Design fft16, start of the top module:
module fft16 (
    input  wire              clk,
    input  wire              rst_n,
    input  wire              start,
    input  wire signed [8:0] din_i,
    input  wire signed [8:0] din_q,
    output wire              ready,
    output wire              dout_valid,
    output wire signed [8:0] dout_i,
    output wire signed [8:0] dout_q
);
export LEC_CHECK = 0
export ABC_AREA = 1
export CAP_MARGIN = 20
export CORE_MARGIN = 2
export CORE_UTILIZATION = 72
export PLACE_DENSITY = 0.42
export SLEW_MARGIN = 20
create_clock -name core_clock -period 7.86 [get_ports {clk}]
run.sh (not shown) runs the stock make flow with config.mk's settings and CLKGATE_MAP_FILE=.
The first run ended with an error in global routing (GRT-0116).
Change:
--- a/flow/config.mk
+++ b/flow/config.mk
@@ -8 +7,0 @@
-export ABC_AREA = 1
@@ -11,2 +10 @@
-export CORE_UTILIZATION = 72
-export PLACE_DENSITY = 0.42
+export CORE_UTILIZATION = 30
==> flow/constraint.sdc (replaced) <==
create_clock -name core_clock -period 14.4 [get_ports {clk}]
set_input_delay 2.8800 -clock core_clock [delete_from_list [all_inputs] [get_ports {clk}]]
set_output_delay 2.8800 -clock core_clock [all_outputs]
set_load 0.01 [all_outputs]
=> With this change the flow went through all stages and came out clean; synthesized cell count came out lower by 18%; die area came out higher by 130%; synthesized area came out lower by 3.1%.
Change:
--- a/flow/config.mk
+++ b/flow/config.mk
@@ -10 +10 @@
-export CORE_UTILIZATION = 30
+export CORE_UTILIZATION = 70
==> flow/constraint.sdc (replaced) <==
create_clock -name core_clock -period 7.16 [get_ports {clk}]
set_input_delay 1.4320 -clock core_clock [delete_from_list [all_inputs] [get_ports {clk}]]
set_output_delay 1.4320 -clock core_clock [all_outputs]
set_load 0.01 [all_outputs]
After rerunning: With this change the flow failed in clock tree synthesis. Synthesized area does not change. Die area came out lower by 57%. Synthesized cell count stays the same.
Change:
--- a/flow/config.mk
+++ b/flow/config.mk
@@ -10 +10,2 @@
-export CORE_UTILIZATION = 70
+export CORE_UTILIZATION = 72
+export CTS_CLUSTER_SIZE = 47
==> flow/constraint.sdc (replaced) <==
create_clock -name core_clock -period 9.58 [get_ports {clk}]
set_input_delay 1.9160 -clock core_clock [delete_from_list [all_inputs] [get_ports {clk}]]
set_output_delay 1.9160 -clock core_clock [all_outputs]
set_load 0.01 [all_outputs]
The changed run completed and failed the layout checks on negative setup slack.
Die area goes down by 2.7%.
Area after synthesis does not change.
Synthesized cell count stays the same.

========
== run A ==
Starting RTL as in the previous note.
==> flow/config.mk <==
export PLATFORM = sky130hd
export DESIGN_NAME = fft16
export DESIGN_NICKNAME = fft16
export VERILOG_FILES = /design/flow/design.v
export SDC_FILE = /design/flow/constraint.sdc
export NUM_CORES = 4
export LEC_CHECK = 0
export ABC_AREA = 1
export CAP_MARGIN = 20
export CORE_MARGIN = 2
export CORE_UTILIZATION = 71
export PLACE_DENSITY_LB_ADDON = 0.06
export SETUP_SLACK_MARGIN = 2.51
export SLEW_MARGIN = 20
==> flow/constraint.sdc <==
create_clock -name core_clock -period 8.43 [get_ports {clk}]
set_input_delay 1.6860 -clock core_clock [delete_from_list [all_inputs] [get_ports {clk}]]
set_output_delay 1.6860 -clock core_clock [all_outputs]
set_load 0.01 [all_outputs]
5_1_grt: run A exited with error
[inputs] run B vs run A
Settings: a deleted PLACE_DENSITY_LB_ADDON that had been 0.06; a deleted ABC_AREA that had been 1; a change of CORE_UTILIZATION from 71 to 40; a deleted SETUP_SLACK_MARGIN that had been 2.51; a change of the clock period (ns, I/O delays scaled along) from 8.43 to 10.0.
Findings:
- Run B: all stages complete, timing, DRC and antenna checks passed
- Summary — weighted congestion reported at the end of routability-driven placement, run B relative to run A: lower, by 7.1%.
- Lower tally of unique sky130hd cells used after synthesis among run A and run B: run A
- The die of run B is larger than the one used in run A.
- Diff run A -> run B: fraction of the mapped netlist area in compound gates went up by 4.1 points, post-synthesis instance area went down by 3.1%.
- Area share of xor/xnor cells in the synthesized design was lower in run A than in run B.
- Initial standard-cell utilization of the core for run B is lower than for run A.
- Run B -> run A: hold buffer count at cts delta 0, exact match
- | area figure in the yosys stat output | run B vs run A | 0.0017 mm² lower |
- Changes observed in run B relative to run A: net count after synthesis dropped 1,076; number of cells after detailed placement dropped 9.1%.
Here is what was changed in the inputs of run C compared with run B.
Settings: CAP_MARGIN now 35, was 20; CORE_ASPECT_RATIO now 1.08, previously not set.
Findings:
- Run C: flow completed, timing, DRC and antenna clean
- From run B to run C the numbers moved as follows: area growth from synthesis to final layout climbed 2.4 points; final area now larger; longest individual stage delay on the worst path increased by 0.03 ns relative to the old numbers.
Input-level comparison between run D and run C:
Settings: a change of CORE_UTILIZATION from 40 to 64; a deleted CORE_ASPECT_RATIO that had been 1.08; a change of CAP_MARGIN from 35 to 20; a change of the clock period (ns, I/O delays scaled along) from 10.0 to 11.1.
==> results <==
Run D vs. run C: sequential share of layout area has increased, hold slack fell 0.013 ns, post-layout period usage of the worst path dropped 1.7 points, full die area now sits lower. Compared with run C, run D shows cell total after placement lower by about 17%. In run D relative to run C, maximum frequency had gone down by a little under 10%. Cmp run D vs run C: global-route usage higher in run D. Taking run C over run D, the non-clock buffer count ratio works out to 4.0. Die extent in y is lower on run D.
Here is what was changed in the inputs of run E compared with run D.
Settings: CORE_UTILIZATION changed from 64 to 40; the clock period (ns, I/O delays scaled along) changed from 11.1 to 9.91.
- Per the final summary, run E finished and its layout is clean on timing, DRC and antenna.
- In the tables for run E and run D, design area reads lower with run D.
- Summary of run E over run D: met1 capacity usage during global routing went down; largest net degree at the start of global routing went up; slew at the pin closest to its max-slew limit went up.
- Layout clock buffer count is lower on run E
- Compared with run D, in run E worst slack at placement decreased by 0.42 ns relative to the old numbers, synthesized area roughly the same, half-perimeter wire length after detailed placement +8700 µm, worst reg-to-reg path cell count moved down.
## Diff of input files: run F against run E
Settings: SETUP_SLACK_MARGIN: unset -> -0.85.
Notes after the runs:
- Summary of run E and run F: one run falls short of a clean finish, namely run F.
- [run F] flow finished | final checks: failed | reasons: setup timing
- On maximum frequency: between run E and run F, it ends up higher for run E.
- Diff run E -> run F: number of gates on the worst path with buffers counted fell 2.
- Run F ends up with lower non-clock buffer count than run E does.
- Summary — slew of the pin with the lowest slew margin, run F relative to run E: lower, by 0.0053 ns.
- Run F vs run E: number of non-filler instances in the completed layout down in run F
- As far as sequential fraction of the synthesis area goes, run F and run E are indistinguishable; the numbers are identical.
- The run with more setup slack is run E; run F has less.
